$ cat design/flow/design.v
module ieee754_decoder(
    input mode_fp,               
    input [31:0] fp_a,           
    input [31:0] fp_b,           
    output wire sign_a,          
    output wire sign_b,          
    output reg [7:0] exp_a,      
    output reg [7:0] exp_b,      
    output reg [22:0] mant_a,    
    output reg [22:0] mant_b,    
    output wire is_nan_a,        
    output wire is_nan_b,        
    output wire is_inf_a,        
    output wire is_inf_b,        
    output wire is_zero_a,       
    output wire is_zero_b,       
    output wire is_denorm_a,     
    output wire is_denorm_b      
);
    localparam SP_EXP_MAX = 8'hFF;
    localparam HP_EXP_MAX = 5'h1F;
    localparam SP_EXP_BIAS = 127;
    localparam HP_EXP_BIAS = 15;
    wire [7:0] sp_exp_a, sp_exp_b;
    wire [22:0] sp_mant_a, sp_mant_b;
    assign sign_a = mode_fp ? fp_a[31] : fp_a[15];   
    assign sign_b = mode_fp ? fp_b[31] : fp_b[15];
    assign sp_exp_a = fp_a[30:23];
    assign sp_exp_b = fp_b[30:23];
    assign sp_mant_a = fp_a[22:0];
    assign sp_mant_b = fp_b[22:0];
    wire [4:0] hp_exp_a, hp_exp_b;
    wire [9:0] hp_mant_a, hp_mant_b;
    assign hp_exp_a = fp_a[14:10];   
    assign hp_exp_b = fp_b[14:10];
    assign hp_mant_a = fp_a[9:0];    
    assign hp_mant_b = fp_b[9:0];
    always @(*) begin
        if (mode_fp) begin
            exp_a = sp_exp_a;
            exp_b = sp_exp_b;
            mant_a = sp_mant_a;
            mant_b = sp_mant_b;
        end else begin
            exp_a = (hp_exp_a == 5'b0) ? 8'b0 : (hp_exp_a == 5'h1F) ? 8'hFF : hp_exp_a - HP_EXP_BIAS + SP_EXP_BIAS;
            exp_b = (hp_exp_b == 5'b0) ? 8'b0 : (hp_exp_b == 5'h1F) ? 8'hFF : hp_exp_b - HP_EXP_BIAS + SP_EXP_BIAS;
            mant_a = {hp_mant_a, 13'b0};
            mant_b = {hp_mant_b, 13'b0};
        end
    end
    wire sp_zero_a, sp_denorm_a, sp_inf_a, sp_nan_a;
    wire hp_zero_a, hp_denorm_a, hp_inf_a, hp_nan_a;
    assign sp_zero_a = (sp_exp_a == 8'b0) && (sp_mant_a == 23'b0);
    assign sp_denorm_a = (sp_exp_a == 8'b0) && (sp_mant_a != 23'b0);
    assign sp_inf_a = (sp_exp_a == 8'hFF) && (sp_mant_a == 23'b0);
    assign sp_nan_a = (sp_exp_a == 8'hFF) && (sp_mant_a != 23'b0);
    assign hp_zero_a = (hp_exp_a == 5'b0) && (hp_mant_a == 10'b0);
    assign hp_denorm_a = (hp_exp_a == 5'b0) && (hp_mant_a != 10'b0);
    assign hp_inf_a = (hp_exp_a == 5'h1F) && (hp_mant_a == 10'b0);
    assign hp_nan_a = (hp_exp_a == 5'h1F) && (hp_mant_a != 10'b0);
    wire sp_zero_b, sp_denorm_b, sp_inf_b, sp_nan_b;
    wire hp_zero_b, hp_denorm_b, hp_inf_b, hp_nan_b;
    assign sp_zero_b = (sp_exp_b == 8'b0) && (sp_mant_b == 23'b0);
    assign sp_denorm_b = (sp_exp_b == 8'b0) && (sp_mant_b != 23'b0);
    assign sp_inf_b = (sp_exp_b == 8'hFF) && (sp_mant_b == 23'b0);
    assign sp_nan_b = (sp_exp_b == 8'hFF) && (sp_mant_b != 23'b0);
    assign hp_zero_b = (hp_exp_b == 5'b0) && (hp_mant_b == 10'b0);
    assign hp_denorm_b = (hp_exp_b == 5'b0) && (hp_mant_b != 10'b0);
    assign hp_inf_b = (hp_exp_b == 5'h1F) && (hp_mant_b == 10'b0);
    assign hp_nan_b = (hp_exp_b == 5'h1F) && (hp_mant_b != 10'b0);
    assign is_zero_a = mode_fp ? sp_zero_a : hp_zero_a;
    assign is_zero_b = mode_fp ? sp_zero_b : hp_zero_b;
    assign is_denorm_a = mode_fp ? sp_denorm_a : hp_denorm_a;
    assign is_denorm_b = mode_fp ? sp_denorm_b : hp_denorm_b;
    assign is_inf_a = mode_fp ? sp_inf_a : hp_inf_a;
    assign is_inf_b = mode_fp ? sp_inf_b : hp_inf_b;
    assign is_nan_a = mode_fp ? sp_nan_a : hp_nan_a;
    assign is_nan_b = mode_fp ? sp_nan_b : hp_nan_b;
endmodule
module ieee754_encoder(
    input mode_fp,               
    input sign,                  
    input [7:0] exp,            
    input [22:0] mant,          
    output reg [31:0] fp_result  
);
    localparam SP_EXP_BIAS = 127;
    localparam HP_EXP_BIAS = 15;
    reg [4:0] hp_exp;
    reg [9:0] hp_mant;
    reg [8:0] temp_exp;
    always @(*) begin
        if (mode_fp) begin
            fp_result = {sign, exp, mant};
        end else begin
            if (exp == 8'b0) begin
                hp_exp = 5'b0;  
            end else if (exp == 8'hFF) begin
                hp_exp = 5'h1F;  
            end else begin
                temp_exp = exp - SP_EXP_BIAS + HP_EXP_BIAS;
                if (temp_exp <= 0) begin
                    hp_exp = 5'b0;  
                end else if (temp_exp >= 5'h1F) begin
                    hp_exp = 5'h1F;  
                end else begin
                    hp_exp = temp_exp[4:0];
                end
            end
            hp_mant = mant[22:13];
            fp_result = {16'b0, sign, hp_exp, hp_mant};
        end
    end
endmodule
module fp_adder_subber(
    input clk,
    input rst,
    input mode_fp,               
    input operation,             
    input sign_a,
    input sign_b,
    input [7:0] exp_a,
    input [7:0] exp_b,
    input [22:0] mant_a,
    input [22:0] mant_b,
    input round_mode,
    output reg result_sign,
    output reg [7:0] result_exp,
    output reg [22:0] result_mant,
    output reg overflow,
    output reg underflow,
    output reg inexact
);
    wire effective_sub;           
    wire [7:0] larger_exp, smaller_exp;
    wire [23:0] larger_mant, smaller_mant;   
    wire larger_sign, smaller_sign;
    wire exp_diff_overflow;
    wire [7:0] exp_diff;
    wire [25:0] aligned_smaller_mant;     
    wire [26:0] sum_result;  
    wire [4:0] leading_zeros;
    wire [7:0] normalized_exp;
    wire [22:0] normalized_mant;
    localparam SP_EXP_BIAS = 127;
    localparam HP_EXP_BIAS = 15;
    localparam SP_EXP_MAX = 8'hFF;
    localparam HP_EXP_MAX = 5'h1F;
    assign effective_sub = sign_a ^ sign_b ^ operation;
    wire a_larger = (exp_a > exp_b) || ((exp_a == exp_b) && (mant_a >= mant_b));
    assign larger_exp = a_larger ? exp_a : exp_b;
    assign smaller_exp = a_larger ? exp_b : exp_a;
    assign larger_mant = a_larger ? {1'b1, mant_a} : {1'b1, mant_b};
    assign smaller_mant = a_larger ? {1'b1, mant_b} : {1'b1, mant_a};
    assign larger_sign = a_larger ? sign_a : (sign_b ^ operation);
    assign smaller_sign = a_larger ? (sign_b ^ operation) : sign_a;
    assign {exp_diff_overflow, exp_diff} = larger_exp - smaller_exp;
    assign aligned_smaller_mant = (exp_diff >= 26) ? 26'b0 : ({smaller_mant, 2'b0} >> exp_diff);
    wire [25:0] larger_extended = {larger_mant, 2'b0};
    assign sum_result = effective_sub ? 
                    (larger_extended - aligned_smaller_mant) :
                    (larger_extended + aligned_smaller_mant);
    function [4:0] count_leading_zeros;
        input [26:0] value;
        integer j;
        reg found;
        begin
            count_leading_zeros = 27;
            found = 0;
            for (j = 26; j >= 0; j = j - 1) begin
                if (value[j] && !found) begin
                    count_leading_zeros = 26 - j;
                    found = 1;
                end
            end
        end
    endfunction
    assign leading_zeros = count_leading_zeros(sum_result);
    wire sum_zero = (sum_result == 27'b0);
    wire lz_under = (leading_zeros > larger_exp);
    wire [22:0] lz_mant =
        (leading_zeros == 5'd1)  ? sum_result[23:1] :
        (leading_zeros == 5'd2)  ? sum_result[22:0] :
        (leading_zeros == 5'd3)  ? {sum_result[21:0], 1'b0} :
        (leading_zeros == 5'd4)  ? {sum_result[20:0], 2'b0} :
        (leading_zeros == 5'd5)  ? {sum_result[19:0], 3'b0} :
        (leading_zeros == 5'd6)  ? {sum_result[18:0], 4'b0} :
        (leading_zeros == 5'd7)  ? {sum_result[17:0], 5'b0} :
        (leading_zeros == 5'd8)  ? {sum_result[16:0], 6'b0} :
        (leading_zeros == 5'd9)  ? {sum_result[15:0], 7'b0} :
        (leading_zeros == 5'd10) ? {sum_result[14:0], 8'b0} :
        (leading_zeros == 5'd11) ? {sum_result[13:0], 9'b0} : 23'b0;
    wire n_sign = sum_zero ? 1'b0 : larger_sign;
    wire [7:0] n_exp =
        sum_zero       ? 8'b0 :
        sum_result[26] ? larger_exp + 8'd1 :
        sum_result[25] ? larger_exp :
        sum_result[24] ? larger_exp - 8'd1 :
        lz_under       ? 8'b0 : larger_exp - leading_zeros;
    wire [22:0] n_mant =
        sum_zero       ? 23'b0 :
        sum_result[26] ? sum_result[25:3] :
        sum_result[25] ? sum_result[24:2] :
        sum_result[24] ? sum_result[23:1] :
        lz_under       ? 23'b0 : lz_mant;
    wire n_underflow = !sum_zero && !sum_result[26] && !sum_result[25] && !sum_result[24] && lz_under;
    wire n_inexact =
        sum_zero       ? 1'b0 :
        sum_result[26] ? (sum_result[2:0] != 3'b0) :
        sum_result[25] ? (sum_result[1:0] != 2'b0) :
        sum_result[24] ? sum_result[0] : 1'b0;
    wire sp_ovf = mode_fp && (n_exp >= SP_EXP_MAX);
    wire hp_ovf = !mode_fp && (n_exp >= (HP_EXP_MAX - HP_EXP_BIAS + SP_EXP_BIAS));
    always @(*) begin
        result_sign = n_sign;
        underflow = n_underflow;
        inexact = n_inexact;
        overflow = sp_ovf | hp_ovf;
        result_exp = sp_ovf ? SP_EXP_MAX : hp_ovf ? (HP_EXP_MAX - HP_EXP_BIAS + SP_EXP_BIAS) : n_exp;
        result_mant = (sp_ovf | hp_ovf) ? 23'b0 : n_mant;
    end
endmodule
module fp_multiplier(
    input clk,
    input rst,
    input mode_fp,               
    input sign_a,
    input sign_b,
    input [7:0] exp_a,
    input [7:0] exp_b,
    input [22:0] mant_a,
    input [22:0] mant_b,
    input round_mode,
    output reg result_sign,
    output reg [7:0] result_exp,
    output reg [22:0] result_mant,
    output reg overflow,
    output reg underflow,
    output reg inexact
);
    reg [23:0] mant_a_ext, mant_b_ext;   
    reg [47:0] product;                  
    reg [8:0] exp_sum;                  
    wire signed [9:0] biased_exp;              
    wire signed [9:0] hp_biased_exp;           
    localparam SP_EXP_BIAS = 127;
    localparam HP_EXP_BIAS = 15;
    localparam SP_EXP_MAX = 8'hFF;
    localparam HP_EXP_MAX = 5'h1F;
    reg [47:0] s1_product;
    reg signed [9:0]  s1_exp_sum;
    reg        s1_sign;
    assign biased_exp = s1_product[47] ? s1_exp_sum + 10'sd1 : s1_exp_sum;
    assign hp_biased_exp = biased_exp - SP_EXP_BIAS + HP_EXP_BIAS;
    always @(posedge clk) begin
        if (rst) begin
            result_sign <= 1'b0;
            result_exp <= 8'b0;
            result_mant <= 23'b0;
            overflow <= 1'b0;
            underflow <= 1'b0;
            inexact <= 1'b0;
            mant_a_ext <= 24'b0;
            mant_b_ext <= 24'b0;
            s1_product <= 48'b0;
            s1_exp_sum <= 10'b0;
            s1_sign <= 1'b0;
        end else begin
            mant_a_ext <= {1'b1, mant_a};
            mant_b_ext <= {1'b1, mant_b};
            s1_product <= {1'b1, mant_a} * {1'b1, mant_b};
            s1_exp_sum <= exp_a + exp_b - SP_EXP_BIAS;
            s1_sign <= sign_a ^ sign_b;
            result_sign <= s1_sign;
            overflow <= 1'b0;
            underflow <= 1'b0;
            if (s1_product[47]) begin
                result_mant <= s1_product[46:24];
                inexact <= (s1_product[23:0] != 24'b0);
            end else begin
                result_mant <= s1_product[45:23];
                inexact <= (s1_product[22:0] != 23'b0);
            end
            if (mode_fp) begin
                if (biased_exp <= 0) begin
                    result_exp <= 8'b0;
                    result_mant <= 23'b0;
                    underflow <= 1'b1;
                end else if (biased_exp >= SP_EXP_MAX) begin
                    result_exp <= SP_EXP_MAX;
                    result_mant <= 23'b0;
                    overflow <= 1'b1;
                end else begin
                    result_exp <= biased_exp[7:0];
                end
            end else begin
                if (hp_biased_exp <= 0) begin
                    result_exp <= 8'b0;
                    result_mant <= 23'b0;
                    underflow <= 1'b1;
                end else if (hp_biased_exp >= HP_EXP_MAX) begin
                    result_exp <= 8'hFF;  
                    result_mant <= 23'b0;
                    overflow <= 1'b1;
                end else begin
                    result_exp <= hp_biased_exp - HP_EXP_BIAS + SP_EXP_BIAS;
                end
            end
        end
    end
endmodule
module fp_divider(
    input clk,
    input rst,
    input start,
    input mode_fp,               
    input sign_a,                
    input sign_b,                
    input [7:0] exp_a,           
    input [7:0] exp_b,           
    input [22:0] mant_a,         
    input [22:0] mant_b,         
    input round_mode,
    output reg result_sign,
    output reg [7:0] result_exp,
    output reg [22:0] result_mant,
    output reg overflow,
    output reg underflow,
    output reg inexact,
    output reg ready
);
    reg [23:0] dividend, divisor;        
    reg [47:0] quotient;                
    reg [8:0] exp_diff;                 
    reg [8:0] biased_exp;               
    reg [2:0] div_state;
    localparam DIV_IDLE = 3'b000;
    localparam DIV_SETUP = 3'b001;
    localparam DIV_COMPUTE = 3'b010;
    localparam DIV_NORMALIZE = 3'b011;
    localparam DIV_ROUND = 3'b100;
    localparam DIV_DONE = 3'b101;
    reg [4:0] div_counter;
    reg [48:0] remainder;                
    integer i;
    reg [5:0] shift_amount;
    localparam SP_EXP_BIAS = 127;
    localparam HP_EXP_BIAS = 15;
    localparam SP_EXP_MAX = 8'hFF;
    localparam HP_EXP_MAX = 5'h1F;
    function [5:0] count_quotient_leading_zeros;
        input [47:0] value;
        integer j;
        begin
            count_quotient_leading_zeros = 46;
            for (j = 45; j >= 0; j = j - 1) begin
                if (value[j]) begin
                    count_quotient_leading_zeros = 45 - j;
                    j = -1;  
                end
            end
        end
    endfunction
    always @(posedge clk) begin
        if (rst) begin
            div_state <= DIV_IDLE;
            result_sign <= 1'b0;
            result_exp <= 8'b0;
            result_mant <= 23'b0;
            overflow <= 1'b0;
            underflow <= 1'b0;
            inexact <= 1'b0;
            ready <= 1'b1;
            div_counter <= 5'b0;
            quotient <= 48'b0;
            remainder <= 49'b0;
        end else begin
            case (div_state)
                DIV_IDLE: begin
                    ready <= 1'b1;
                    if (start) begin
                        ready <= 1'b0;
                        div_state <= DIV_SETUP;
                        result_sign <= sign_a ^ sign_b;
                        dividend <= {1'b1, mant_a};
                        divisor <= {1'b1, mant_b};
                        exp_diff <= exp_a - exp_b + SP_EXP_BIAS;
                        quotient <= 48'b0;
                        remainder <= {1'b0, {1'b1, mant_a}, 24'b0};  
                        div_counter <= 5'd24;  
                    end
                end
                DIV_SETUP: begin
                    div_state <= DIV_COMPUTE;
                end
                DIV_COMPUTE: begin
                    if (div_counter > 0) begin
                        if (remainder[48:24] >= {1'b0, divisor}) begin
                            remainder <= (remainder - {1'b0, divisor, 24'b0}) << 1;
                            quotient <= (quotient << 1) | 1'b1;
                        end else begin
                            remainder <= remainder << 1;
                            quotient <= quotient << 1;
                        end
                        div_counter <= div_counter - 1;
                    end else begin
                        div_state <= DIV_NORMALIZE;
                    end
                end
                DIV_NORMALIZE: begin
                    if (quotient[23]) begin
                        result_mant <= quotient[22:0];
                        biased_exp <= exp_diff;
                        inexact <= (remainder != 49'b0);
                    end else if (quotient[22]) begin
                        result_mant <= {quotient[21:0], 1'b0};
                        biased_exp <= exp_diff - 1;
                        inexact <= (remainder != 49'b0);
                    end else if (quotient[21]) begin
                        result_mant <= {quotient[20:0], 2'b0};
                        biased_exp <= exp_diff - 2;
                        inexact <= (remainder != 49'b0);
                    end else begin
                        result_mant <= 23'b0;
                        biased_exp <= 9'b0;
                        underflow <= 1'b1;
                    end
                    div_state <= DIV_ROUND;
                end
                DIV_ROUND: begin
                    if (mode_fp) begin
                        if (biased_exp <= 0) begin
                            result_exp <= 8'b0;
                            underflow <= 1'b1;
                        end else if (biased_exp >= SP_EXP_MAX) begin
                            result_exp <= SP_EXP_MAX;
                            overflow <= 1'b1;
                        end else begin
                            result_exp <= biased_exp[7:0];
                        end
                    end else begin
                        if ((biased_exp - SP_EXP_BIAS + HP_EXP_BIAS) <= 0) begin
                            result_exp <= 8'b0;
                            underflow <= 1'b1;
                        end else if ((biased_exp - SP_EXP_BIAS + HP_EXP_BIAS) >= HP_EXP_MAX) begin
                            result_exp <= 8'hFF;  
                            overflow <= 1'b1;
                        end else begin
                            result_exp <= (biased_exp - SP_EXP_BIAS + HP_EXP_BIAS) - HP_EXP_BIAS + SP_EXP_BIAS;
                        end
                    end
                    div_state <= DIV_DONE;
                end
                DIV_DONE: begin
                    ready <= 1'b1;
                    if (!start) begin
                        div_state <= DIV_IDLE;
                        overflow <= 1'b0;
                        underflow <= 1'b0;
                        inexact <= 1'b0;
                    end
                end
                default: div_state <= DIV_IDLE;
            endcase
        end
    end
endmodule
`timescale 1ns / 1ps
module alu(
    input clk,
    input rst,
    input [31:0] op_a,         
    input [31:0] op_b,         
    input [2:0] op_code,       
    input mode_fp,             
    input round_mode,          
    input start,               
    output reg [31:0] result,  
    output reg valid_out,      
    output reg [4:0] flags     
);
    localparam OP_ADD = 3'b000;   
    localparam OP_SUB = 3'b001;   
    localparam OP_MUL = 3'b010;   
    localparam OP_DIV = 3'b011;   
    localparam SP_SIGN_POS = 31;
    localparam SP_EXP_MSB = 30;
    localparam SP_EXP_LSB = 23;
    localparam SP_MANT_MSB = 22;
    localparam SP_MANT_LSB = 0;
    localparam SP_EXP_BIAS = 127;
    localparam SP_EXP_WIDTH = 8;
    localparam SP_MANT_WIDTH = 23;
    localparam HP_SIGN_POS = 15;
    localparam HP_EXP_MSB = 14;
    localparam HP_EXP_LSB = 10;
    localparam HP_MANT_MSB = 9;
    localparam HP_MANT_LSB = 0;
    localparam HP_EXP_BIAS = 15;
    localparam HP_EXP_WIDTH = 5;
    localparam HP_MANT_WIDTH = 10;
    wire sign_a, sign_b, result_sign;
    wire [7:0] exp_a, exp_b;
    wire [22:0] mant_a, mant_b;
    wire [7:0] result_exp;
    wire [22:0] result_mant;
    wire [31:0] encoded_result;
    wire is_nan_a, is_nan_b, is_inf_a, is_inf_b, is_zero_a, is_zero_b;
    wire is_denorm_a, is_denorm_b;
    reg [2:0] state;
    localparam IDLE = 3'b000;
    localparam DECODE = 3'b001;
    localparam COMPUTE = 3'b010;
    localparam NORMALIZE = 3'b011;
    localparam ENCODE = 3'b100;
    localparam DONE = 3'b101;
    reg [31:0] temp_a, temp_b;
    reg [2:0] current_op;
    reg current_mode;
    reg current_round_mode;
    reg [1:0] mul_counter;
    ieee754_decoder decoder_inst (
        .mode_fp(current_mode),
        .fp_a(temp_a),
        .fp_b(temp_b),
        .sign_a(sign_a),
        .sign_b(sign_b),
        .exp_a(exp_a),
        .exp_b(exp_b),
        .mant_a(mant_a),
        .mant_b(mant_b),
        .is_nan_a(is_nan_a),
        .is_nan_b(is_nan_b),
        .is_inf_a(is_inf_a),
        .is_inf_b(is_inf_b),
        .is_zero_a(is_zero_a),
        .is_zero_b(is_zero_b),
        .is_denorm_a(is_denorm_a),
        .is_denorm_b(is_denorm_b)
    );
    wire add_overflow, add_underflow, add_inexact;
    wire add_result_sign;
    wire [7:0] add_result_exp;
    wire [22:0] add_result_mant;
    fp_adder_subber adder_sub_inst (
        .clk(clk),
        .rst(rst),
        .mode_fp(current_mode),
        .operation(current_op[0]),  
        .sign_a(sign_a),
        .sign_b(sign_b),
        .exp_a(exp_a),
        .exp_b(exp_b),
        .mant_a(mant_a),
        .mant_b(mant_b),
        .round_mode(current_round_mode),
        .result_sign(add_result_sign),
        .result_exp(add_result_exp),
        .result_mant(add_result_mant),
        .overflow(add_overflow),
        .underflow(add_underflow),
        .inexact(add_inexact)
    );
    wire mul_overflow, mul_underflow, mul_inexact;
    wire mul_result_sign;
    wire [7:0] mul_result_exp;
    wire [22:0] mul_result_mant;
    fp_multiplier multiplier_inst (
        .clk(clk),
        .rst(rst),
        .mode_fp(current_mode),
        .sign_a(sign_a),
        .sign_b(sign_b),
        .exp_a(exp_a),
        .exp_b(exp_b),
        .mant_a(mant_a),
        .mant_b(mant_b),
        .round_mode(current_round_mode),
        .result_sign(mul_result_sign),
        .result_exp(mul_result_exp),
        .result_mant(mul_result_mant),
        .overflow(mul_overflow),
        .underflow(mul_underflow),
        .inexact(mul_inexact)
    );
    wire div_overflow, div_underflow, div_inexact, div_ready;
    wire div_result_sign;
    wire [7:0] div_result_exp;
    wire [22:0] div_result_mant;
    fp_divider divider_inst (
        .clk(clk),
        .rst(rst),
        .start((state == COMPUTE) && (current_op == OP_DIV) && !(is_nan_a || is_nan_b || is_inf_a || is_inf_b || is_zero_b)),
        .mode_fp(current_mode),
        .sign_a(sign_a),
        .sign_b(sign_b),
        .exp_a(exp_a),
        .exp_b(exp_b),
        .mant_a(mant_a),
        .mant_b(mant_b),
        .round_mode(current_round_mode),
        .result_sign(div_result_sign),
        .result_exp(div_result_exp),
        .result_mant(div_result_mant),
        .overflow(div_overflow),
        .underflow(div_underflow),
        .inexact(div_inexact),
        .ready(div_ready)
    );
    reg final_result_sign;
    reg [7:0] final_result_exp;
    reg [22:0] final_result_mant;
    reg final_overflow, final_underflow, final_inexact;
    always @(*) begin
        case (current_op)
            OP_ADD, OP_SUB: begin
                final_result_sign = add_result_sign;
                final_result_exp = add_result_exp;
                final_result_mant = add_result_mant;
                final_overflow = add_overflow;
                final_underflow = add_underflow;
                final_inexact = add_inexact;
            end
            OP_MUL: begin
                final_result_sign = mul_result_sign;
                final_result_exp = mul_result_exp;
                final_result_mant = mul_result_mant;
                final_overflow = mul_overflow;
                final_underflow = mul_underflow;
                final_inexact = mul_inexact;
            end
            OP_DIV: begin
                final_result_sign = div_result_sign;
                final_result_exp = div_result_exp;
                final_result_mant = div_result_mant;
                final_overflow = div_overflow;
                final_underflow = div_underflow;
                final_inexact = div_inexact;
            end
            default: begin
                final_result_sign = 1'b0;
                final_result_exp = 8'b0;
                final_result_mant = 23'b0;
                final_overflow = 1'b0;
                final_underflow = 1'b0;
                final_inexact = 1'b0;
            end
        endcase
    end
    ieee754_encoder encoder_inst (
        .mode_fp(current_mode),
        .sign(final_result_sign),
        .exp(final_result_exp),
        .mant(final_result_mant),
        .fp_result(encoded_result)
    );
    always @(posedge clk) begin
        if (rst) begin
            state <= IDLE;
            result <= 32'b0;
            valid_out <= 1'b0;
            flags <= 5'b0;
            mul_counter <= 2'b0;
        end else begin
            case (state)
                IDLE: begin
                    valid_out <= 1'b0;
                    if (start) begin
                        temp_a <= op_a;
                        temp_b <= op_b;
                        current_op <= op_code;
                        current_mode <= mode_fp;
                        current_round_mode <= round_mode;
                        state <= DECODE;
                    end
                end
                DECODE: begin
                    state <= COMPUTE;
                end
                COMPUTE: begin
                    if (is_nan_a || is_nan_b) begin
                        if (current_mode)  
                            result <= 32'h7FC00000;  
                        else  
                            result <= {16'h0, 16'h7E00};  
                        flags <= 5'b10000;  
                        state <= DONE;
                    end else if (is_inf_a || is_inf_b) begin
                        case (current_op)
                            OP_ADD, OP_SUB: begin
                                if (is_inf_a && is_inf_b && (sign_a ^ sign_b ^ current_op[0])) begin
                                    if (current_mode)
                                        result <= 32'h7FC00000;
                                    else
                                        result <= {16'h0, 16'h7E00};
                                    flags <= 5'b10000;  
                                end else begin
                                    flags <= 5'b0;
                                    if (current_mode)
                                        result <= is_inf_a ? temp_a : temp_b;
                                    else
                                        result <= is_inf_a ? temp_a : temp_b;
                                end
                            end
                            OP_MUL: begin
                                if (is_zero_a || is_zero_b) begin
                                    if (current_mode)
                                        result <= 32'h7FC00000;
                                    else
                                        result <= {16'h0, 16'h7E00};
                                    flags <= 5'b10000;  
                                end else begin
                                    flags <= 5'b0;
                                    if (current_mode)
                                        result <= {sign_a ^ sign_b, 8'hFF, 23'b0};
                                    else
                                        result <= {16'b0, sign_a ^ sign_b, 5'h1F, 10'b0};
                                end
                            end
                            OP_DIV: begin
                                if (is_inf_a && is_inf_b) begin
                                    if (current_mode)
                                        result <= 32'h7FC00000;
                                    else
                                        result <= {16'h0, 16'h7E00};
                                    flags <= 5'b10000;  
                                end else if (is_inf_a) begin
                                    flags <= 5'b0;
                                    if (current_mode)
                                        result <= {sign_a ^ sign_b, 8'hFF, 23'b0};
                                    else
                                        result <= {16'b0, sign_a ^ sign_b, 5'h1F, 10'b0};
                                end else begin
                                    flags <= 5'b0;
                                    if (current_mode)
                                        result <= {sign_a ^ sign_b, 31'b0};
                                    else
                                        result <= {16'b0, sign_a ^ sign_b, 15'b0};
                                end
                            end
                        endcase
                        state <= DONE;
                    end else if (is_zero_b && current_op == OP_DIV) begin
                        if (is_zero_a) begin
                            if (current_mode)
                                result <= 32'h7FC00000;
                            else
                                result <= {16'h0, 16'h7E00};
                            flags <= 5'b10000;  
                        end else begin
                            if (current_mode)
                                result <= {sign_a ^ sign_b, 8'hFF, 23'b0};
                            else
                                result <= {16'b0, sign_a ^ sign_b, 5'h1F, 10'b0};
                            flags <= 5'b01000;  
                        end
                        state <= DONE;
                    end else if ((is_zero_a || is_zero_b) && current_op == OP_MUL) begin
                        if (current_mode)
                            result <= {sign_a ^ sign_b, 31'b0};  
                        else
                            result <= {16'b0, sign_a ^ sign_b, 15'b0};  
                        flags <= 5'b0;  
                        state <= DONE;
                    end else begin
                        if (current_op == OP_MUL) begin
                            mul_counter <= 2'd2;
                        end
                        state <= NORMALIZE;
                    end
                end
                NORMALIZE: begin
                    if (final_overflow) begin
                        if (current_mode)  
                            result <= {final_result_sign, 8'hFF, 23'b0};  
                        else  
                            result <= {16'b0, final_result_sign, 5'h1F, 10'b0};  
                        flags[4] <= 1'b0;  
                        flags[3] <= 1'b0;  
                        flags[2] <= 1'b1;  
                        flags[1] <= 1'b0;  
                        flags[0] <= final_inexact;  
                        state <= DONE;
                    end else if (final_underflow) begin
                        if (current_mode)
                            result <= {final_result_sign, 31'b0};  
                        else
                            result <= {16'b0, final_result_sign, 15'b0};  
                        flags[4] <= 1'b0;  
                        flags[3] <= 1'b0;  
                        flags[2] <= 1'b0;  
                        flags[1] <= 1'b1;  
                        flags[0] <= final_inexact;  
                        state <= DONE;
                    end else begin
                        flags[4] <= 1'b0;  
                        flags[3] <= 1'b0;  
                        flags[2] <= final_overflow;    
                        flags[1] <= final_underflow;   
                        flags[0] <= final_inexact;     
                        if (current_op == OP_DIV) begin
                            if (div_ready) begin
                                state <= ENCODE;
                            end
                        end else if (current_op == OP_MUL) begin
                            if (mul_counter == 0) begin
                                state <= ENCODE;
                            end else begin
                                mul_counter <= mul_counter - 1;
                            end
                        end else begin
                            state <= ENCODE;
                        end
                    end
                end
                ENCODE: begin
                    result <= encoded_result;
                    state <= DONE;
                end
                DONE: begin
                    valid_out <= 1'b1;
                    if (!start) begin
                        state <= IDLE;
                    end
                end
                default: state <= IDLE;
            endcase
        end
    end
endmodule
$ cat design/flow/run.sh
#!/bin/bash
# the make line also repeats each setting of config.mk as NAME=value (left out here)
make -C /OpenROAD-flow-scripts/flow DESIGN_CONFIG=/design/flow/config.mk WORK_HOME=/design/flow/orfs CLKGATE_MAP_FILE= finish
$ cat design/flow/config.mk
export PLATFORM = sky130hd
export DESIGN_NAME = alu
export DESIGN_NICKNAME = alu
export VERILOG_FILES = /design/flow/design.v
export SDC_FILE = /design/flow/constraint.sdc
export NUM_CORES = 4
export LEC_CHECK = 0
export CAP_MARGIN = 20
export CORE_MARGIN = 3
export CORE_UTILIZATION = 35
export GPL_ROUTABILITY_DRIVEN = 1
export HOLD_SLACK_MARGIN = 0.09
export PLACE_DENSITY = 0.91
export SETUP_SLACK_MARGIN = -0.92
export SLEW_MARGIN = 20
export TNS_END_PERCENT = 85
$ cat design/flow/constraint.sdc
create_clock -name core_clock -period 15.2 [get_ports {clk}]
set_input_delay 3.0400 -clock core_clock [delete_from_list [all_inputs] [get_ports {clk}]]
set_output_delay 3.0400 -clock core_clock [all_outputs]
set_load 0.01 [all_outputs]
==> impl_metrics.yaml, run 1 <==
# flow metrics
worst_setup_path:
  critPathMaxFanout: 16
  critPathTopFamily: "AND-OR/OR-AND gates"
  cp.required_ps: 15730
  startpoint_type: "flip-flop"
  crit_path_end: "result[3]"
  critPathMaxStageDelay_ps: 520
  cp.buffers_inverters: 13
  r2r_start: "temp_b[10]"
  cp-startpoint: "temp_b[10]"
  worstSetupPathType: "reg -> reg"
  r2r_cells: 73
  cp_num_cells: 73
  endpoint_kind: "flip-flop"
  cp.arrival_ps: 15840
  r2r-end: "result[3]"
  crit_slowest_cell: "a2111oi_0"
  r2r_slack_ps: -110
  cpMostUsedCell: "buf_4"
outcome:
  run_status: "failed layout checks"
  violations: "negative setup slack"
synth:
  ys_top_cells_by_area: "fa_1 21%, dfxtp_1 10%, ha_1 9.6%, edfxtp_1 7.2%, inv_1 5.6%"
  ys_top_cells_by_count: "682 x inv_1, 640 x nand2_1, 515 x nor2_1"
  netlist_area_um2: 45700
  ys_ff: 345
  top_cell_area_share_pct: 21.5
  simple_gate_share_pct: 18.5
  yosys.cell_count.top_type: "inv_1"
  ys_async_sr_fraction_pct: 0
  synth-xor-area-share_pct: 3.01
  logic_family: "adder cells"
  yosys_warnings: 6
  synth-edff-count: 109
  synth_cells: 5542
  ys_cells: 5542
  fa_ha_area_share_pct: 31.1
  syn_nets: 6455
  ys_sh_mux_pct: 4.56
  synth_cell_types: 113
  ys_sh_aoi_pct: 16.8
  yosys-stat-area_um2: 45700
  avgSynthCellArea_um2: 8.24
  synth_area_leader_cell: "fa_1"
  synth-main-ff-cell: "dfxtp_1"
  ys_seq_share_pct: 17.5
power_and_ir_drop:
  powerSeq_mw: 1.11
  comb_power_mw: 5.60
  power_frac_seq_pct: 14.2
  p_sw_mw: 4.09
  power_density_nw_per_um2: 147
  power_leakage_nw: 24.2
  clkPwrFrac_pct: 14.2
  combPwrFrac_pct: 71.6
  ir_worst_vdd_uv: 248
  powerClk_mw: 1.11
  internal_power_mw: 3.73
  switching_share_pct: 52.3
  power_leader: "combinational logic"
sta:
  max_freq_mhz: 65.3
  final_max_slew_viol_count: 0
  period_needed_ps: 15310
  setup_slack_ps: -109
  hold_ws_ps: 441
  worstMarginPinSlew_ps: 1270
  min_period_over_period_pct: 101
  fin_skew_ps: 72.0
  setup_viol: 13
  hold_viol: 0
  max_slew_margin_pct: 15.1
floorplanning:
  core_area_um2: 129000
  chipArea_um2: 135000
  io_pins: 110
  placementRows: 131
  fp.dieW_um: 367
  fp-utilization_pct: 35.5
  die.size.y_um: 367
global_routing:
  grt_pass1_vias: 45200
  grt.overflow.total: 0
  grt_max_degree: 101
  grt_pass1_wl_um: 278000
  globalRouteTotalUtil_pct: 26.9
  antenna_found_initial: 19
drt:
  firstDrtPassIters: 10
  viasPerCell: 5.97
  wire_per_inst_um: 24.2
  finalWirelength_um: 186000
  drc: 0
  dr_total_vias: 45800
  initialDrtViolationCount: 6436
  final_antenna_net_count: 0
clock_tree:
  cts_max_path_buffers: 3
  clkLatencyLatePin_ps: 670
  clkTransAtPathRegs_ps: 60
  cts_buffers: 42
  cts_sinks: 345
  ctsHoldBuffers: 0
  clockRootBuffer: "clkbuf_16"
  cts_tree: "yes"
  htree_num_levels: 2
worst_hold_path:
  min_from: "state[3]"
  hold_path.class: "reg -> reg"
  min_to: "state[2]"
  holdPathStages: 1
placed_design:
  dp_cells: 7570
  port-buffer-count: 108
  gp_congestion: 1.06
  hpwl_um: 142000
flow_run:
  maxCapViolations: 0
  tool_warnings: 101
final_layout:
  final_cells: 7668
  nets: 6800
  syn_to_final_growth_pct: 16.9
-- what timing repair did --
item / CTS / global route
buffers inserted: 0 / 1
hold endpoints to repair: 0 / 0
endpoints found under the setup margin: 0 / 38
resized: 0 / 13
-- stage by stage --
step / setup WS, ps / total power [mW] / util (%) / setup TNS, ps / cell area, um2
after detailed placement: -294 / 6.34 / 40.2 / -5670 / 51700
final: -109 / 7.82 / 41.5 / -587 / 53400
after CTS: -352 / 7.50 / 41.4 / -7800 / 53200
after global placement: -69.8 / 6.18 / 40.2 / -247 / 51700
after global routing: -869 / 8.26 / 41.5 / -27140 / 53300
after floorplan: -647 / 4.46 / - / -18800 / 45700
-- final cells by class --
cell class / instances / area, um2
inverters: 696 / 2610
multi-input cells: 4170 / 33900
fillers: 12300 / 75100
diodes: 18 / 45.0
well taps: 1729 / 2160
clock inverters: 26 / 339
flip-flops and latches: 345 / 8000
clock buffers: 52 / 1190
repair buffers: 632 / 5090
-- layer usage --
metal	routed length (um)	track usage, %	vias up
met3	26300	8.89	945
li1	-	-	19600
met4	14700	17.4	8
met1	68400	34.0	21800
met2	76000	38.9	3491
met5	299	1.46	-
==> inputs of run 2 (changes only) <==
- CAP_MARGIN: 20 -> 30
- CELL_PAD_IN_SITES_DETAIL_PLACEMENT: unset -> 1
- CELL_PAD_IN_SITES_GLOBAL_PLACEMENT: unset -> 2
- CORE_MARGIN: 3 -> 7
- CORE_UTILIZATION: 35 -> 40
- GPL_ROUTABILITY_DRIVEN: 1 -> unset
- GPL_TIMING_DRIVEN: unset -> 0
- HOLD_SLACK_MARGIN: 0.09 -> unset
- MAX_ROUTING_LAYER: unset -> met5
- PLACE_DENSITY: 0.91 -> unset
- SETUP_SLACK_MARGIN: -0.92 -> -1.45
- TNS_END_PERCENT: 85 -> 35
==> impl_metrics.yaml, run 2 <==
# flow metrics
global_routing:
  grt_max_degree: 48
  grt_use_met1_pct: 44.6
  met3_usage_pct: 5.61
  top_usage_layer: "met2"
  antenna_found_initial: 11
  grt_use_met2_pct: 52.5
  grt_pass1_vias: 44700
  grt.overflow.total: 0
  grt_pass1_wl_um: 307000
  globalRouteTotalUtil_pct: 33.2
worst_hold_path:
  hold_path.class: "reg -> reg"
  holdPathStages: 2
  min_from: "result[0]"
  min_to: "result[0]"
placed_design:
  preCtsSetupSlack_ps: -7920
  hpwl_um: 174000
  dp_cells: 7176
  port-buffer-count: 107
  gp_congestion: 0.981
  place_area_um2: 49000
drt:
  dr_total_vias: 43300
  final_antenna_net_count: 0
  drc: 0
  firstDrtPassIters: 6
  initialDrtViolationCount: 3585
  finalWirelength_um: 209000
  wire_per_inst_um: 28.6
  viasPerCell: 5.95
flow_run:
  maxCapViolations: 0
  tool_warnings: 100
sta:
  max_slew_margin_pct: 23.7
  min_period_over_period_pct: 111
  period_needed_ps: 16830
  setup_slack_ps: -1630
  rsz0062_at_grt: "true"
  hold_viol: 0
  worstMarginPinSlew_ps: 1140
  setup_viol: 39
  fin_skew_ps: 56.9
  final_max_slew_viol_count: 0
  hold_ws_ps: 443
  tns_ps: -55770
  max_freq_mhz: 59.4
final_layout:
  fin_area_um2: 51700
  nets: 6664
  fin_util_pct: 45.8
  syn_to_final_growth_pct: 13.3
  final_cells: 7288
  fillers: 13500
worst_setup_path:
  startpoint_type: "flip-flop"
  r2r_start: "temp_a[10]"
  r2r_slack_ps: -1630
  cp_num_cells: 70
  crit_slowest_cell: "or4_1"
  cp-startpoint: "temp_a[10]"
  critPathTopFamily: "simple AND/OR/NAND/NOR gates"
  cp.required_ps: 15650
  critPathMaxFanout: 10
  r2r-end: "result[13]"
  cp.arrival_ps: 17280
  r2r_cells: 70
  cpMostUsedCell: "nor2_1"
  critPathMaxStageDelay_ps: 580
  worstSetupPathType: "reg -> reg"
  crit_path_end: "result[13]"
  endpoint_kind: "flip-flop"
  cp.buffers_inverters: 14
outcome:
  violations: "negative setup slack"
  run_status: "failed layout checks"
clock_tree:
  clkTransAtPathRegs_ps: 60
  clkLatencyLatePin_ps: 630
  htree_num_levels: 2
  cts_sinks: 345
  cts_buffers: 41
  cts_tree: "yes"
  clockRootBuffer: "clkbuf_16"
  cts_max_path_buffers: 3
synth:
  fa_ha_area_share_pct: 31.1
  ys_ff: 345
  ys_sh_aoi_pct: 16.8
  ys_top_cells_by_count: "682 x inv_1, 640 x nand2_1, 515 x nor2_1"
  synth-edff-count: 109
  yosys_warnings: 6
  ys_cells: 5542
  synth-main-ff-cell: "dfxtp_1"
  simple_gate_share_pct: 18.5
  avgSynthCellArea_um2: 8.24
  yosys.cell_count.top_type: "inv_1"
  ys_seq_share_pct: 17.5
  synth_cell_types: 113
  top_cell_area_share_pct: 21.5
  synth-xor-area-share_pct: 3.01
  ys_sh_mux_pct: 4.56
  syn_nets: 6455
  ys_async_sr_fraction_pct: 0
  ys_top_cells_by_area: "fa_1 21%, dfxtp_1 10%, ha_1 9.6%, edfxtp_1 7.2%, inv_1 5.6%"
  logic_family: "adder cells"
  yosys-stat-area_um2: 45700
  netlist_area_um2: 45700
  synth_area_leader_cell: "fa_1"
  synth_cells: 5542
floorplanning:
  fp-utilization_pct: 40.5
  chipArea_um2: 124000
  io_pins: 110
  core_area_um2: 113000
  die.size.y_um: 352
  fp.dieW_um: 352
  placementRows: 123
power_and_ir_drop:
  combPwrFrac_pct: 72.9
  power_leakage_nw: 22.6
  comb_power_mw: 5.85
  power_mw: 8.02
  ir_worst_vdd_uv: 671
  switching_share_pct: 55.5
  clkPwrFrac_pct: 13.0
  powerSeq_mw: 1.12
  power_frac_seq_pct: 14.0
  internal_power_mw: 3.56
  powerClk_mw: 1.05
  p_sw_mw: 4.45
  power_density_nw_per_um2: 155
  power_leader: "combinational logic"
-- run 2: area by class of cell --
cell class,instances,area [um2],share of cell area [%]
buffer,297,1320,2.55
multi-input combinational,4170,34600,66.9
inverter,696,2640,5.10
clock buffer,53,1120,2.17
sequential,345,8000,15.5
clock inverter,22,277,0.535
antenna,5,12.5,0.0242
tap,1500,1880,3.63
timing repair buffer,200,1850,3.57
-- run 2: what timing repair did --
item | in CTS | in global routing
endpoints found under the setup margin | 40 | 39
setup buffers | 44 | 16
gates resized | 202 | 34
pin swaps | 21 | 13
hold buffers | 0 | 0
-- run 2: routing by layer --
metal,up-vias,wire (um),share of wire [%]
li1,19300,-,-
met1,22000,90300,43
met2,1579,92700,44
met3,472,13700,6.6
met4,4,12100,5.8
met5,-,21,0.010
==> inputs of run 3 (changes only) <==
- CAP_MARGIN: 30 -> 20
- CELL_PAD_IN_SITES_DETAIL_PLACEMENT: 1 -> unset
- CELL_PAD_IN_SITES_GLOBAL_PLACEMENT: 2 -> unset
- CORE_MARGIN: 7 -> 2
- CORE_UTILIZATION: 40 -> 70
- CTS_CLUSTER_DIAMETER: unset -> 243
- GPL_TIMING_DRIVEN: 0 -> unset
- MAX_ROUTING_LAYER: met5 -> met4
- SETUP_SLACK_MARGIN: -1.45 -> unset
- TNS_END_PERCENT: 35 -> unset
- clock period: 15.2 -> 8.16 ns (I/O delays scaled with it)
==> impl_metrics.yaml, run 3 <==
# physical design summary
floorplanning:
  io_pins: 110
  fp-utilization_pct: 70.8
  fp.dieW_um: 259
  placementRows: 93
  core_area_um2: 64500
  chipArea_um2: 67300
  die.size.y_um: 259
synth:
  fa_ha_area_share_pct: 31.1
  netlist_area_um2: 45700
  top_cell_area_share_pct: 21.5
  synth-xor-area-share_pct: 3.01
  yosys_warnings: 6
  avgSynthCellArea_um2: 8.24
  ys_async_sr_fraction_pct: 0
  ys_ff: 345
  syn_nets: 6455
  synth_cells: 5542
  synth_area_leader_cell: "fa_1"
  synth_cell_types: 113
  ys_sh_mux_pct: 4.56
  ys_seq_share_pct: 17.5
  ys_top_cells_by_count: "682 x inv_1, 640 x nand2_1, 515 x nor2_1"
  synth-edff-count: 109
  yosys-stat-area_um2: 45700
  ys_sh_aoi_pct: 16.8
  ys_top_cells_by_area: "fa_1 21%, dfxtp_1 10%, ha_1 9.6%, edfxtp_1 7.2%, inv_1 5.6%"
  logic_family: "adder cells"
  yosys.cell_count.top_type: "inv_1"
  ys_cells: 5542
  simple_gate_share_pct: 18.5
  synth-main-ff-cell: "dfxtp_1"
global_routing:
  globalRouteTotalUtil_pct: 75.4
  grt.overflow.total: 61
clock_tree:
  cts_sinks: 345
  clockRootBuffer: "clkbuf_16"
  htree_num_levels: 2
  cts_max_path_buffers: 3
  ctsHoldBuffers: 0
  cts_buffers: 41
placed_design:
  preCtsSetupSlack_ps: -6170
  port-buffer-count: 108
  place_area_um2: 53900
  gp_congestion: 1.21
  hpwl_um: 144000
outcome:
  tool.error: "[ERROR GRT-0232] Routing congestion too high. Check the congestion heatmap in the GUI."
  stop_stage: "global routing (5_1_grt)"
  run_status: "stopped before the end"
## run 3: what timing repair did
item                                    in CTS
gates resized                              124
setup buffers                               39
endpoints found under the setup margin      68
gates cloned                                 5
pin swaps                                   69
## run 3: per-stage QoR
stage / std cells / power, mW
after floorplan: 5542 / 8.53
after global placement: 7075 / 13.3
after detailed placement: 7075 / 14.0
after CTS: 7193 / 16.7
## run 3: layer usage
layer  GRT overflow  GRT usage (%)
met4             23           67.3
met1              1           76.8
met5              -              -
met3             11           58.7
met2             26           90.1
==> inputs of run 4 (changes only) <==
- ABC_AREA: unset -> 1
- CORE_UTILIZATION: 70 -> 59
- CTS_CLUSTER_DIAMETER: 243 -> unset
- CTS_CLUSTER_SIZE: unset -> 97
- MAX_ROUTING_LAYER: met4 -> unset
- PLACE_DENSITY_LB_ADDON: unset -> 0.01
- clock period: 8.16 -> 9.04 ns (I/O delays scaled with it)
==> impl_metrics.yaml, run 4 <==
# flow metrics
outcome:
  run_status: "failed layout checks"
  violations: "negative setup slack"
power_and_ir_drop:
  internal_power_mw: 6.84
  p_sw_mw: 6.90
  comb_power_mw: 10.1
  switching_share_pct: 50.2
  clkPwrFrac_pct: 12.9
  power_leader: "combinational logic"
  power_mw: 13.7
  power_density_nw_per_um2: 243
  combPwrFrac_pct: 73.6
  power_frac_seq_pct: 13.5
  powerClk_mw: 1.77
  power_leakage_nw: 27.3
  powerSeq_mw: 1.86
  ir_worst_vdd_uv: 859
worst_setup_path:
  cp.required_ps: 9600
  r2r_cells: 93
  cp.buffers_inverters: 31
  cp-startpoint: "temp_a[12]"
  critPathTopFamily: "buffers and inverters"
  startpoint_type: "flip-flop"
  endpoint_kind: "flip-flop"
  critPathMaxStageDelay_ps: 530
  r2r_slack_ps: -3050
  cpMostUsedCell: "buf_4"
  critPathMaxFanout: 14
  crit_slowest_cell: "edfxtp_1"
  r2r_start: "temp_a[12]"
  cp_num_cells: 93
  r2r-end: "result[13]"
  worstSetupPathType: "reg -> reg"
  cp.arrival_ps: 12650
  crit_path_end: "result[13]"
synth:
  avgSynthCellArea_um2: 7.44
  top_cell_area_share_pct: 22.3
  synth-main-ff-cell: "dfxtp_1"
  yosys.cell_count.top_type: "nand2_1"
  yosys-stat-area_um2: 44100
  ys_sh_aoi_pct: 15.4
  synth_cells: 5924
  synth-edff-count: 109
  syn_nets: 6837
  ys_top_cells_by_area: "fa_1 22%, dfxtp_1 11%, ha_1 10%, nand2_1 9.7%, inv_1 8.5%"
  simple_gate_share_pct: 20.9
  ys_top_cells_by_count: "1136 x nand2_1, 1003 x inv_1, 568 x nor2_1"
  ys_ff: 345
  ys_cells: 5924
  yosys_warnings: 6
  ys_seq_share_pct: 18.2
  synth_cell_types: 79
  ys_sh_mux_pct: 0.0710
  logic_family: "adder cells"
  synth_area_leader_cell: "fa_1"
  netlist_area_um2: 44100
  synth-xor-area-share_pct: 1.91
  fa_ha_area_share_pct: 32.2
  ys_async_sr_fraction_pct: 0
sta:
  max_slew_margin_pct: 25.0
  period_needed_ps: 12090
  setup_slack_ps: -3050
  final_max_slew_viol_count: 0
  hold_viol: 0
  min_period_over_period_pct: 134
  setup_viol: 56
  rsz0062_at_grt: "true"
  worstMarginPinSlew_ps: 1120
  max_freq_mhz: 82.7
  fin_skew_ps: 37.4
  tns_ps: -128320
floorplanning:
  chipArea_um2: 76900
  die.size.y_um: 277
  core_area_um2: 74200
  fp-utilization_pct: 59.4
  io_pins: 110
  fp.dieW_um: 277
  placementRows: 100
final_layout:
  fillers: 5252
  syn_to_final_growth_pct: 28.1
  final-seq-area_um2: 8000
  nets: 7736
  logic_area_um2: 32600
drt:
  firstDrtPassIters: 10
  dr_total_vias: 48600
  initialDrtViolationCount: 6150
  final_antenna_net_count: 0
  finalWirelength_um: 192000
  drc: 0
  viasPerCell: 6.20
  wire_per_inst_um: 24.6
worst_hold_path:
  min_to: "state[2]"
  hold_path.class: "reg -> reg"
  holdPathStages: 2
  min_from: "state[3]"
flow_run:
  tool_warnings: 101
  maxCapViolations: 0
clock_tree:
  clockRootBuffer: "clkbuf_16"
  htree_num_levels: 2
  clkLatencyLatePin_ps: 640
  cts_sinks: 345
  cts_max_path_buffers: 3
  ctsHoldBuffers: 0
  cts_tree: "yes"
  clkTransAtPathRegs_ps: 70
  cts_buffers: 42
global_routing:
  globalRouteTotalUtil_pct: 47.2
  grt_pass1_vias: 48000
  grt_max_degree: 66
  grt.overflow.total: 0
  grt_pass1_wl_um: 277000
  antenna_found_initial: 14
placed_design:
  port-buffer-count: 108
  gp_congestion: 1.09
  hpwl_um: 143000
run 4: cell type report:
cell class / instances / share of cell area, %
well taps: 969 / 2.15
inverters: 1063 / 7.16
diodes: 5 / 0.0222
clock buffers: 54 / 2.11
multi-input cells: 4274 / 57.8
flip-flops and latches: 345 / 14.2
clock inverters: 23 / 0.392
repair buffers: 1095 / 16.1
repair inverters: 2 / 0.0266
run 4: routing by layer:
layer  track usage, %  up-vias  routed length (um)
li1                 -    20900                   -
met1             55.2    22500               64800
met2             73.8     3722               82800
met3             12.9     1353               24600
met4             36.7       12               20100
met5                0        -                 110
run 4: timing repair:
action	in CTS	in global routing
gates resized	148	259
pin swaps	64	114
setup buffers	60	45
endpoints found under the setup margin	58	59
gates cloned	5	4
run 4: stage by stage:
stage	worst slack [ps]	cells	hold WS, ps	area, um2	util [%]
floorplan	-2090	5924	388	44500	-
global placement	-2940	7634	389	52500	70.8
detailed placement	-3250	7635	396	52500	70.8
CTS	-2580	7777	403	55000	74.2
global route	-3780	7827	429	56400	76.0
finish	-3050	7830	401	56400	76.1
==> inputs of run 5 (changes only) <==
- ABC_AREA: 1 -> unset
- CORE_UTILIZATION: 59 -> 49
- CTS_CLUSTER_SIZE: 97 -> 98
- PLACE_DENSITY_LB_ADDON: 0.01 -> unset
- clock period: 9.04 -> 10.5 ns (I/O delays scaled with it)
==> impl_metrics.yaml, run 5 <==
# flow metrics
synth:
  yosys-stat-area_um2: 45700
  ys_top_cells_by_area: "fa_1 21%, dfxtp_1 10%, ha_1 9.6%, edfxtp_1 7.2%, inv_1 5.6%"
  ys_top_cells_by_count: "682 x inv_1, 640 x nand2_1, 515 x nor2_1"
  ys_sh_mux_pct: 4.56
  avgSynthCellArea_um2: 8.24
  simple_gate_share_pct: 18.5
  ys_sh_aoi_pct: 16.8
  yosys.cell_count.top_type: "inv_1"
  logic_family: "adder cells"
  synth_cell_types: 113
  ys_seq_share_pct: 17.5
  yosys_warnings: 6
  synth-edff-count: 109
  synth_area_leader_cell: "fa_1"
  top_cell_area_share_pct: 21.5
  ys_cells: 5542
  netlist_area_um2: 45700
  ys_async_sr_fraction_pct: 0
  synth-main-ff-cell: "dfxtp_1"
  fa_ha_area_share_pct: 31.1
  synth_cells: 5542
  syn_nets: 6455
  synth-xor-area-share_pct: 3.01
  ys_ff: 345
floorplanning:
  placementRows: 111
  die.size.y_um: 309
  fp-utilization_pct: 49.7
  fp.dieW_um: 309
  core_area_um2: 91900
  chipArea_um2: 95600
  io_pins: 110
worst_setup_path:
  critPathTopFamily: "simple AND/OR/NAND/NOR gates"
  crit_path_end: "result[31]"
  r2r_cells: 66
  cp.arrival_ps: 14570
  critPathMaxFanout: 15
  cp_num_cells: 66
  startpoint_type: "flip-flop"
  endpoint_kind: "flip-flop"
  r2r-end: "result[31]"
  critPathMaxStageDelay_ps: 580
  cp.required_ps: 10970
  r2r_start: "temp_b[10]"
  r2r_slack_ps: -3610
  cp.buffers_inverters: 11
  crit_slowest_cell: "or4_4"
  cpMostUsedCell: "buf_4"
  cp-startpoint: "temp_b[10]"
  worstSetupPathType: "reg -> reg"
drt:
  dr_total_vias: 45300
  finalWirelength_um: 186000
  wire_per_inst_um: 24.6
  drc: 0
  final_antenna_net_count: 0
  firstDrtPassIters: 8
  viasPerCell: 5.97
  initialDrtViolationCount: 4944
clock_tree:
  cts_max_path_buffers: 3
  ctsHoldBuffers: 0
  clockRootBuffer: "clkbuf_16"
  htree_num_levels: 2
  clkLatencyLatePin_ps: 650
  clkTransAtPathRegs_ps: 60
  cts_tree: "yes"
  cts_buffers: 41
  cts_sinks: 345
global_routing:
  grt_use_met2_pct: 58.1
  top_usage_layer: "met2"
  antenna_found_initial: 7
  grt_pass1_wl_um: 276000
  grt_pass1_vias: 43900
  globalRouteTotalUtil_pct: 38.8
  grt.overflow.total: 0
  met3_usage_pct: 10.2
  grt_max_degree: 84
  grt_use_met1_pct: 50.7
power_and_ir_drop:
  power_leakage_nw: 26.3
  power_frac_seq_pct: 13.8
  ir_worst_vdd_uv: 526
  powerClk_mw: 1.55
  power_density_nw_per_um2: 209
  combPwrFrac_pct: 73.3
  clkPwrFrac_pct: 12.9
  powerSeq_mw: 1.65
  comb_power_mw: 8.77
  p_sw_mw: 6.00
  switching_share_pct: 50.1
  power_leader: "combinational logic"
  internal_power_mw: 5.98
  power_mw: 12.0
placed_design:
  hpwl_um: 148000
  dp_cells: 7441
  port-buffer-count: 108
  gp_congestion: 1.04
flow_run:
  tool_warnings: 100
  maxCapViolations: 0
sta:
  fin_skew_ps: 47.9
  min_period_over_period_pct: 134
  tns_ps: -137000
  max_freq_mhz: 70.9
  hold_ws_ps: 440
  hold_viol: 0
  max_slew_margin_pct: 29.8
  setup_slack_ps: -3610
  period_needed_ps: 14110
  final_max_slew_viol_count: 0
  worstMarginPinSlew_ps: 1050
  setup_viol: 39
  rsz0062_at_grt: "true"
worst_hold_path:
  hold_path.class: "reg -> reg"
  holdPathStages: 1
  min_to: "divider_inst.div_state[2]"
  min_from: "divider_inst.div_state[3]"
outcome:
  violations: "negative setup slack"
  run_status: "failed layout checks"
final_layout:
  nets: 7209
  final_cells: 7578
  syn_to_final_growth_pct: 25.2
## run 5: through the flow
step / cell area [um2] / setup WS, ps / util, %
2_1_floorplan: 46100 / -3780 / -
3_3_place_gp: 54200 / -3820 / 58.9
3_5_place_dp: 54200 / -4050 / 58.9
4_1_cts: 56400 / -3450 / 61.3
5_1_grt: 57200 / -4110 / 62.2
6_report: 57200 / -3610 / 62.2
## run 5: cell type report
type,count,area [um2]
multi-input cells,4171,35100
fillers,8231,34800
repair buffers,1041,8390
flip-flops and latches,345,8000
inverters,696,2620
well taps,1243,1560
clock buffers,55,1230
clock inverters,21,216
diodes,6,15.0
## run 5: per-layer routing
metal,wire length (um),up-vias
met5,19,-
met4,12400,4
met3,21000,572
met2,79300,2389
met1,73500,22000
li1,-,20300
## run 5: what timing repair did
action	in CTS	in global routing
pin swaps	63	110
resized	106	145
cloned	2	0
buffers inserted	34	24
endpoints found under the setup margin	39	41
==> inputs of run 6 (changes only) <==
- ABC_AREA: unset -> 1
- CAP_MARGIN: 20 -> 5
- CORE_ASPECT_RATIO: unset -> 0.96
- CORE_UTILIZATION: 49 -> 72
- CTS_CLUSTER_DIAMETER: unset -> 244
- CTS_CLUSTER_SIZE: 98 -> 43
- GPL_ROUTABILITY_DRIVEN: unset -> 1
- GPL_TIMING_DRIVEN: unset -> 1
- HOLD_SLACK_MARGIN: unset -> -0.04
- MAX_ROUTING_LAYER: unset -> met4
- PLACE_DENSITY: unset -> 0.64
- SETUP_SLACK_MARGIN: unset -> -0.56
- clock period: 10.5 -> 10.7 ns (I/O delays scaled with it)
==> impl_metrics.yaml, run 6 <==
# physical design summary
outcome:
  run_status: "stopped before the end"
  stop_stage: "global routing (5_1_grt)"
  tool.error: "[ERROR GRT-0232] Routing congestion too high. Check the congestion heatmap in the GUI."
synth:
  synth-main-ff-cell: "dfxtp_1"
  avgSynthCellArea_um2: 7.44
  synth_cells: 5924
  simple_gate_share_pct: 20.9
  ys_ff: 345
  synth-edff-count: 109
  ys_sh_mux_pct: 0.0710
  ys_cells: 5924
  synth-xor-area-share_pct: 1.91
  syn_nets: 6837
  logic_family: "adder cells"
  ys_sh_aoi_pct: 15.4
  ys_top_cells_by_area: "fa_1 22%, dfxtp_1 11%, ha_1 10%, nand2_1 9.7%, inv_1 8.5%"
  netlist_area_um2: 44100
  yosys.cell_count.top_type: "nand2_1"
  ys_async_sr_fraction_pct: 0
  yosys_warnings: 6
  fa_ha_area_share_pct: 32.2
  top_cell_area_share_pct: 22.3
  synth_cell_types: 79
  ys_top_cells_by_count: "1136 x nand2_1, 1003 x inv_1, 568 x nor2_1"
  synth_area_leader_cell: "fa_1"
  yosys-stat-area_um2: 44100
  ys_seq_share_pct: 18.2
clock_tree:
  clockRootBuffer: "clkbuf_16"
  htree_num_levels: 1
  cts_buffers: 12
  cts_sinks: 345
  cts_max_path_buffers: 3
placed_design:
  gp_congestion: 1.17
  hpwl_um: 141000
  port-buffer-count: 108
floorplanning:
  io_pins: 110
  fp-utilization_pct: 73.0
  core_area_um2: 60300
  placementRows: 88
  chipArea_um2: 63200
  fp.dieW_um: 256
  die.size.y_um: 246
global_routing:
  grt.overflow.total: 109
  globalRouteTotalUtil_pct: 75.5
[run 6: metal layers]
| layer | overflow | global-route usage [%] |
|---|---|---|
| met3 | 19 | 55.9 |
| met1 | 6 | 77.8 |
| met5 | - | - |
| met4 | 37 | 67.9 |
| met2 | 47 | 91.7 |
[run 6: per-stage QoR]
| stage | power (mW) | worst slack [ps] | instance area (um2) | std cells | util, % |
|---|---|---|---|---|---|
| floorplan | 5.62 | -559 | 44300 | 5924 | - |
| global placement | 7.66 | -1370 | 50800 | 7313 | 84.1 |
| detailed placement | 8.14 | -1780 | 50800 | 7313 | 84.1 |
| CTS | 9.03 | -1310 | 52400 | 7411 | 86.9 |
[run 6: timing repair]
item	CTS
setup endpoints to repair	42
gates cloned	4
pin swaps	95
buffers inserted	75
resized	157
hold buffers	0
==> inputs of run 7 (changes only) <==
- ABC_AREA: 1 -> unset
- CAP_MARGIN: 5 -> 20
- CELL_PAD_IN_SITES_DETAIL_PLACEMENT: unset -> 2
- CORE_ASPECT_RATIO: 0.96 -> unset
- CORE_MARGIN: 2 -> 3
- CORE_UTILIZATION: 72 -> 35
- CTS_CLUSTER_DIAMETER: 244 -> unset
- CTS_CLUSTER_SIZE: 43 -> 54
- GPL_TIMING_DRIVEN: 1 -> unset
- HOLD_SLACK_MARGIN: -0.04 -> 0.09
- MAX_ROUTING_LAYER: met4 -> unset
- PLACE_DENSITY: 0.64 -> 0.91
- SETUP_SLACK_MARGIN: -0.56 -> unset
- TNS_END_PERCENT: unset -> 85
- clock period: 10.7 -> 9.49 ns (I/O delays scaled with it)
==> impl_metrics.yaml, run 7 <==
# physical design summary
floorplanning:
  core_area_um2: 129000
  fp.dieW_um: 367
  io_pins: 110
  chipArea_um2: 135000
  die.size.y_um: 367
  placementRows: 131
  fp-utilization_pct: 35.5
synth:
  ys_seq_share_pct: 17.5
  yosys-stat-area_um2: 45700
  ys_ff: 345
  logic_family: "adder cells"
  yosys.cell_count.top_type: "inv_1"
  ys_top_cells_by_count: "682 x inv_1, 640 x nand2_1, 515 x nor2_1"
  synth_area_leader_cell: "fa_1"
  synth-xor-area-share_pct: 3.01
  ys_async_sr_fraction_pct: 0
  avgSynthCellArea_um2: 8.24
  fa_ha_area_share_pct: 31.1
  ys_sh_mux_pct: 4.56
  synth-edff-count: 109
  ys_top_cells_by_area: "fa_1 21%, dfxtp_1 10%, ha_1 9.6%, edfxtp_1 7.2%, inv_1 5.6%"
  synth-main-ff-cell: "dfxtp_1"
  netlist_area_um2: 45700
  simple_gate_share_pct: 18.5
  ys_sh_aoi_pct: 16.8
  yosys_warnings: 6
  top_cell_area_share_pct: 21.5
  ys_cells: 5542
  synth_cells: 5542
  synth_cell_types: 113
  syn_nets: 6455
placed_design:
  port-buffer-count: 108
  gp_congestion: 1.04
  hpwl_um: 323000
outcome:
  tool.error: "[ERROR DPL-0033] detailed placement checks failed during check placement."
  run_status: "stopped before the end"
  stop_stage: "clock tree synthesis (4_1_cts)"
==> run 7: metrics by stage <==
stage	setup WS [ps]	power, mW	std cells	cell area [um2]
3_3_place_gp	-4870	11.6	7959	55000
2_1_floorplan	-4790	7.20	5542	46200
3_5_place_dp	-7960	14.5	7959	55000
==> inputs of run 8 (changes only) <==
- ABC_AREA: unset -> 1
- CAP_MARGIN: 20 -> 30
- CELL_PAD_IN_SITES_DETAIL_PLACEMENT: 2 -> 1
- CELL_PAD_IN_SITES_GLOBAL_PLACEMENT: unset -> 2
- CORE_MARGIN: 3 -> 7
- CORE_UTILIZATION: 35 -> 26
- CTS_CLUSTER_SIZE: 54 -> unset
- GPL_ROUTABILITY_DRIVEN: 1 -> unset
- GPL_TIMING_DRIVEN: unset -> 1
- HOLD_SLACK_MARGIN: 0.09 -> unset
- MAX_ROUTING_LAYER: unset -> met5
- PLACE_DENSITY: 0.91 -> unset
- SETUP_SLACK_MARGIN: unset -> -1.45
- TNS_END_PERCENT: 85 -> 35
- clock period: 9.49 -> 15.2 ns (I/O delays scaled with it)
==> impl_metrics.yaml, run 8 <==
# flow metrics
placed_design:
  gp_congestion: 0.902
  port-buffer-count: 108
  hpwl_um: 162000
  preCtsSetupSlack_ps: 432
drt:
  wire_per_inst_um: 23.9
  viasPerCell: 4.95
  initialDrtViolationCount: 2277
  dr_total_vias: 41200
  finalWirelength_um: 198000
  n_antenna_cell: 0
  firstDrtPassIters: 5
  final_antenna_net_count: 0
  drc: 0
final_layout:
  syn_to_final_growth_pct: 14.5
  fillers: 20400
  nets: 6983
global_routing:
  grt.overflow.total: 0
  grt_pass1_wl_um: 294000
  antenna_found_initial: 10
  globalRouteTotalUtil_pct: 21.5
  grt_pass1_vias: 43500
  grt_max_degree: 93
synth:
  ys_async_sr_fraction_pct: 0
  synth_cells: 5924
  ys_top_cells_by_count: "1136 x nand2_1, 1003 x inv_1, 568 x nor2_1"
  syn_nets: 6837
  synth_area_leader_cell: "fa_1"
  simple_gate_share_pct: 20.9
  logic_family: "adder cells"
  fa_ha_area_share_pct: 32.2
  yosys-stat-area_um2: 44100
  ys_sh_mux_pct: 0.0710
  ys_top_cells_by_area: "fa_1 22%, dfxtp_1 11%, ha_1 10%, nand2_1 9.7%, inv_1 8.5%"
  synth-main-ff-cell: "dfxtp_1"
  synth-edff-count: 109
  ys_seq_share_pct: 18.2
  ys_sh_aoi_pct: 15.4
  yosys.cell_count.top_type: "nand2_1"
  synth_cell_types: 79
  ys_cells: 5924
  netlist_area_um2: 44100
  avgSynthCellArea_um2: 7.44
  top_cell_area_share_pct: 22.3
  yosys_warnings: 6
  ys_ff: 345
  synth-xor-area-share_pct: 1.91
sta:
  fin_skew_ps: 38.4
  tns_ps: 0
  setup_slack_ps: 492
  period_needed_ps: 14710
  worstMarginPinSlew_ps: 1050
  max_freq_mhz: 68.0
  final_max_slew_viol_count: 0
  min_period_over_period_pct: 96.8
  max_slew_margin_pct: 29.3
  hold_viol: 0
  setup_viol: 0
worst_setup_path:
  cp_num_cells: 96
  worstSetupPathType: "reg -> reg"
  crit_slowest_cell: "a22oi_1"
  critPathMaxStageDelay_ps: 650
  cp-startpoint: "temp_a[10]"
  startpoint_type: "flip-flop"
  r2r-end: "result[18]"
  cp.arrival_ps: 15240
  r2r_slack_ps: 490
  r2r_start: "temp_a[10]"
  cp.buffers_inverters: 13
  endpoint_kind: "flip-flop"
  critPathMaxFanout: 17
  r2r_cells: 96
  cp.required_ps: 15730
  crit_path_end: "result[18]"
  critPathTopFamily: "simple AND/OR/NAND/NOR gates"
power_and_ir_drop:
  switching_share_pct: 52.4
  power_leader: "combinational logic"
  power_frac_seq_pct: 16.1
  power_leakage_nw: 23.4
  powerClk_mw: 1.24
  ir_worst_vdd_uv: 118
  comb_power_mw: 4.53
  powerSeq_mw: 1.11
  combPwrFrac_pct: 65.9
  p_sw_mw: 3.60
  clkPwrFrac_pct: 18.0
  power_density_nw_per_um2: 136
  internal_power_mw: 3.27
worst_hold_path:
  min_to: "multiplier_inst.result_sign"
  hold_path.class: "reg -> reg"
  holdPathStages: 2
  min_from: "multiplier_inst.s1_sign"
clock_tree:
  clockRootBuffer: "clkbuf_16"
  ctsHoldBuffers: 0
  htree_num_levels: 2
  cts_sinks: 345
  cts_max_path_buffers: 3
  cts_buffers: 47
  clkTransAtPathRegs_ps: 60
  cts_setup_buffers: 0
  clkLatencyLatePin_ps: 670
  cts_resized: 0
  cts_tree: "yes"
floorplanning:
  fp-utilization_pct: 26.3
  placementRows: 150
  io_pins: 110
  core_area_um2: 168000
  chipArea_um2: 181000
  die.size.y_um: 426
  fp.dieW_um: 426
outcome:
  run_status: "finished clean"
flow_run:
  tool_warnings: 97
  maxCapViolations: 0
## run 8: final cells by class
type | count | area [um2] | area share (%)
multi-input combinational | 4273 | 31100 | 61.7
sequential | 345 | 8000 | 15.9
inverter | 1063 | 4000 | 7.92
timing repair buffer | 340 | 2900 | 5.75
tap | 2204 | 2760 | 5.47
clock buffer | 59 | 1310 | 2.60
clock inverter | 28 | 362 | 0.717
## run 8: per-layer routing
layer / vias up / routed length (um) / global-route usage [%]
met5: - / 0 / 0
met2: 728 / 92700 / 36.1
met3: 186 / 6630 / 1.78
met4: 0 / 5360 / 5.16
li1: 19400 / - / -
met1: 20900 / 93600 / 29.9
## run 8: stage by stage
stage / power (mW) / hold WS [ps] / area [um2] / cells / util, %
after CTS: 6.94 / 413 / 50400 / 8311 / 30.1
after floorplan: 3.94 / 388 / 44100 / 5924 / -
after global placement: 5.60 / 392 / 48700 / 8223 / 29.0
final: 6.87 / 411 / 50500 / 8312 / 30.1
after detailed placement: 5.64 / 406 / 48800 / 8224 / 29.1
after global routing: 7.50 / 435 / 50500 / 8312 / 30.1
Power is estimated from default activity; no workload was simulated.
